quartz:
==> flow/design.v (excerpt) <==
module Wienerfilter#(
    parameter WIDTH    = 16,
    parameter COL_NUM  = 128, 
    parameter ROW_NUM  = 2,
    localparam ADDR_DEP  =  COL_NUM * ROW_NUM,
    localparam ADDR_WID  =  $clog2(ADDR_DEP) + 'd1,
    localparam Serial_COL  =  $clog2(COL_NUM) + 'd1,
    localparam Serial_ROW  =  $clog2(ROW_NUM) + 'd1
)
(
input clk,
input rst,
input start,
input [ADDR_WID-1:0]wr_addr,
input ram_wr_en,
input [WIDTH-1:0]ram_data_in,
input  wire[7:0]rd_wiener,
input [1:0]rd_bank,
input      rd_para,
input [Serial_COL-1:0]wr_data_addr,
input ram_wr_data_en,
input [WIDTH-1:0]ram_data_wr_in,
output [WIDTH*2-1:0]DSP_ADD_DATA_o,
output reg[WIDTH*4-1:0]Wiener_data,
output reg Wiener_data_v,
output finish_cal_o,
output wire [WIDTH/2-1:0]ram_data_out_o,
output data_wr_v_o
) ;
localparam INIT      = 0,
           START     = 1, 
           READ_DATA = 2,
           WAIT_READ = 3,
           MULT_CAL  = 4,
           WAIT_CAL  = 5,
           ADD_CAL   = 6,
           DET       = 7, 
           FINISH    = 8;
reg [6:0]STATE;
reg [Serial_COL - 1:0 ]COL_cnt;
reg [Serial_ROW - 1:0 ]ROW_cnt;
reg [ADDR_WID-1:0]rd_ad_para;
reg [ADDR_WID-1:0]rd_addr;
always@(*) begin 
  rd_ad_para = rd_para? {rd_bank,rd_wiener[5:0]}:rd_addr;
end
wire [WIDTH/2-1:0]ram_data_out;
assign ram_data_out_o=ram_data_out;
wire [WIDTH-1:0]ram_data_data_out;
pmi_ram_dp
#(
  .pmi_wr_addr_depth    (ADDR_DEP ),  
  .pmi_wr_addr_width    (ADDR_WID ),  
  .pmi_wr_data_width    (WIDTH/2 ),  
  .pmi_rd_addr_depth    (ADDR_DEP ),  
  .pmi_rd_addr_width    (ADDR_WID ),  
  .pmi_rd_data_width    (WIDTH/2 ),  
  .pmi_regmode          ( "reg" ),  
  .pmi_resetmode        ("async" ),  
  .pmi_family           ("common" )   
) pmi_ram_dp_inst (
  .Data      (ram_data_in ),   
  .WrAddress (wr_addr ),   
  .RdAddress (rd_ad_para), 
  .WrClock   (clk   ),   
  .RdClock   (clk   ),   
  .WrClockEn (1 ),   
  .RdClockEn (1 ),   
  .WE        (ram_wr_en), 
  .Reset     (rst),   
  .Q         (ram_data_out )    
);
pmi_ram_dp
#(
  .pmi_wr_addr_depth    (COL_NUM ),  
  .pmi_wr_addr_width    (Serial_COL ),  
  .pmi_wr_data_width    (WIDTH ),  
  .pmi_rd_addr_depth    (COL_NUM ),  
  .pmi_rd_addr_width    (Serial_COL ),  
  .pmi_rd_data_width    (WIDTH ),  
  .pmi_regmode          ( "reg" ),  
  .pmi_resetmode        ("async" ),  
  ...
Settings: LEC_CHECK=0, CAP_MARGIN=10, CORE_ASPECT_RATIO=0.89, CORE_MARGIN=2, CORE_UTILIZATION=72, CTS_CLUSTER_DIAMETER=388, CTS_CLUSTER_SIZE=14, HOLD_SLACK_MARGIN=0.29, SETUP_SLACK_MARGIN=-0.27, SLEW_MARGIN=40; clock period 2.9 ns.
run.sh (not shown) runs the stock make flow with config.mk's settings and CLKGATE_MAP_FILE=.
quartz completed end to end; final checks failed (negative setup slack).
Setup changes, quartz to lagoon
- CTS_CLUSTER_DIAMETER no longer set, was 388
- SETUP_SLACK_MARGIN now 0.73, was -0.27
- CORE_ASPECT_RATIO no longer set, was 0.89
- SLEW_MARGIN now 20, was 40
- HOLD_SLACK_MARGIN no longer set, was 0.29
- CAP_MARGIN now 20, was 10
Results
- lagoon: all stages done; final checks FAILED (negative setup slack).
- Compared with quartz, lagoon shows total met2 wirelength after detailed routing higher by 28000 um.
- lagoon ends up with higher multi-input combinational cell area than quartz does.
- The post-CTS setup-driven buffer insertion count of lagoon exceeds that of quartz by 78.
- Taking quartz as the reference point, the top fanout value on the critical path of lagoon falls by 1.
- lagoon ended up with a higher vertical die dimension than quartz did.
- The setup slack in lagoon was lower than what quartz gave.
- Of quartz and lagoon, the run reporting the lower via count of the first global-routing pass was quartz.
- Reported for quartz and lagoon, instance count after placement with tap cells included turned out identical to the last digit.
- Cmp lagoon vs quartz: measured slew at the worst slew-check pin higher in lagoon
- NOTE: utilization in lagoon exceeds that of quartz
Setup changes, lagoon to amber
- swapping 20 for 10 in CAP_MARGIN
- putting CTS_CLUSTER_DIAMETER at 388 where nothing was set
- swapping 0.73 for -0.27 in SETUP_SLACK_MARGIN
| via count of the first global-routing pass | amber vs lagoon | about 1.6% lower |
Every stage of amber finished as expected; the final checks, on the other hand, flagged negative setup slack, which means the layout fails.
Diff lagoon -> amber: number of cells produced by synthesis saw little to no change, count of buffer and inverter cells on the critical path fell by 3, largest net degree at the start of global routing has remained practically unchanged, average via count per standard cell fell about 2.8%, clock latency of the later-clocked register in the worst-skew pair has remained practically unchanged.
Clock buffer count in the final layout (amber vs. lagoon) decreases by more than 10%
On total chip power, the higher figure sits with lagoon, not amber.
For via count, dividing the value from lagoon by the value from amber gives 1.06.
amber does better than lagoon on peak clock frequency supported by timing.
[inputs] raven vs amber
- CAP_MARGIN now 20, was 10
- CORE_UTILIZATION now 61, was 72
- CTS_CLUSTER_DIAMETER no longer set, was 388
- SETUP_SLACK_MARGIN no longer set, was -0.27
- CTS_CLUSTER_SIZE no longer set, was 14
- the clock period (ns, I/O delays scaled along) now 5.22, was 2.9
Results
Of amber and raven, the lower stage delay of the slowest cell on the critical path belongs to raven.
Compared with amber, in raven total setup buffers inserted after CTS down 107; share of final layout cell area taken by non-clock buffers shrank by 5.2 points.
Clock transition at the registers of the reported paths: amber vs raven, no meaningful difference
raven completed end to end with timing, DRC and antenna clean.
Diff amber -> raven: proportion of cell area spent on the clock network now larger, worst hold slack across all endpoints went up, average wire per standard cell lost about 30%.

Wienerfilter again, from the RTL that the note above started with.
==> flow/config.mk <==
export PLATFORM = sky130hd
export DESIGN_NAME = Wienerfilter
export DESIGN_NICKNAME = Wienerfilter
export VERILOG_FILES = /design/flow/design.v
export SDC_FILE = /design/flow/constraint.sdc
export NUM_CORES = 4
export LEC_CHECK = 0
export ABC_AREA = 1
export CAP_MARGIN = 15
export CELL_PAD_IN_SITES_GLOBAL_PLACEMENT = 2
export CORE_ASPECT_RATIO = 1.01
export CORE_MARGIN = 5
export CORE_UTILIZATION = 59
export CTS_CLUSTER_DIAMETER = 254
export GPL_ROUTABILITY_DRIVEN = 0
export GPL_TIMING_DRIVEN = 0
export HOLD_SLACK_MARGIN = -0.01
export MAX_ROUTING_LAYER = met4
export PLACE_DENSITY_LB_ADDON = 0.06
export SETUP_SLACK_MARGIN = 0.32
export SLEW_MARGIN = 20
export TNS_END_PERCENT = 25
==> flow/constraint.sdc <==
create_clock -name core_clock -period 5.53 [get_ports {clk}]
set_input_delay 1.1060 -clock core_clock [delete_from_list [all_inputs] [get_ports {clk}]]
set_output_delay 1.1060 -clock core_clock [all_outputs]
set_load 0.01 [all_outputs]
The starting point completed without violations.
Edit:
Settings changed: CAP_MARGIN 15 to 35, CELL_PAD_IN_SITES_GLOBAL_PLACEMENT 2 to 1, CORE_UTILIZATION 59 to 32, SLEW_MARGIN 20 to 15, TNS_END_PERCENT 25 to 65.
Clock period 5.53 ns to 3.33 ns, I/O delays scaled along.
After rerunning: Now the flow reached the layout checks and failed them: negative setup slack; routed wire length went up by about a fifth; final area went up by a little under a tenth; worst setup slack degrades by 1200 ps; total power went up by well over a third; register-to-register slack degrades by 1200 ps.
Edit:
Settings changed: ABC_AREA 1 to default, CAP_MARGIN 35 to 25, CELL_PAD_IN_SITES_GLOBAL_PLACEMENT 1 to 0, CORE_ASPECT_RATIO 1.01 to default, CORE_MARGIN 5 to 2, CORE_UTILIZATION 32 to 56, CTS_CLUSTER_DIAMETER 254 to default, GPL_TIMING_DRIVEN 0 to default, MAX_ROUTING_LAYER met4 to default, PLACE_DENSITY_LB_ADDON 0.06 to default, SLEW_MARGIN 15 to 20, TNS_END_PERCENT 65 to 50.
Clock period 3.33 ns to 4.28 ns, I/O delays scaled along.
After rerunning:
- The new run produced a layout that fails on negative setup slack
- wire length shrinks by 51%
- sequential power came out lower by 24%
- sequential share of layout area is higher by 7.4 points
No activity file was given, so power comes from the tool's default toggle rates.
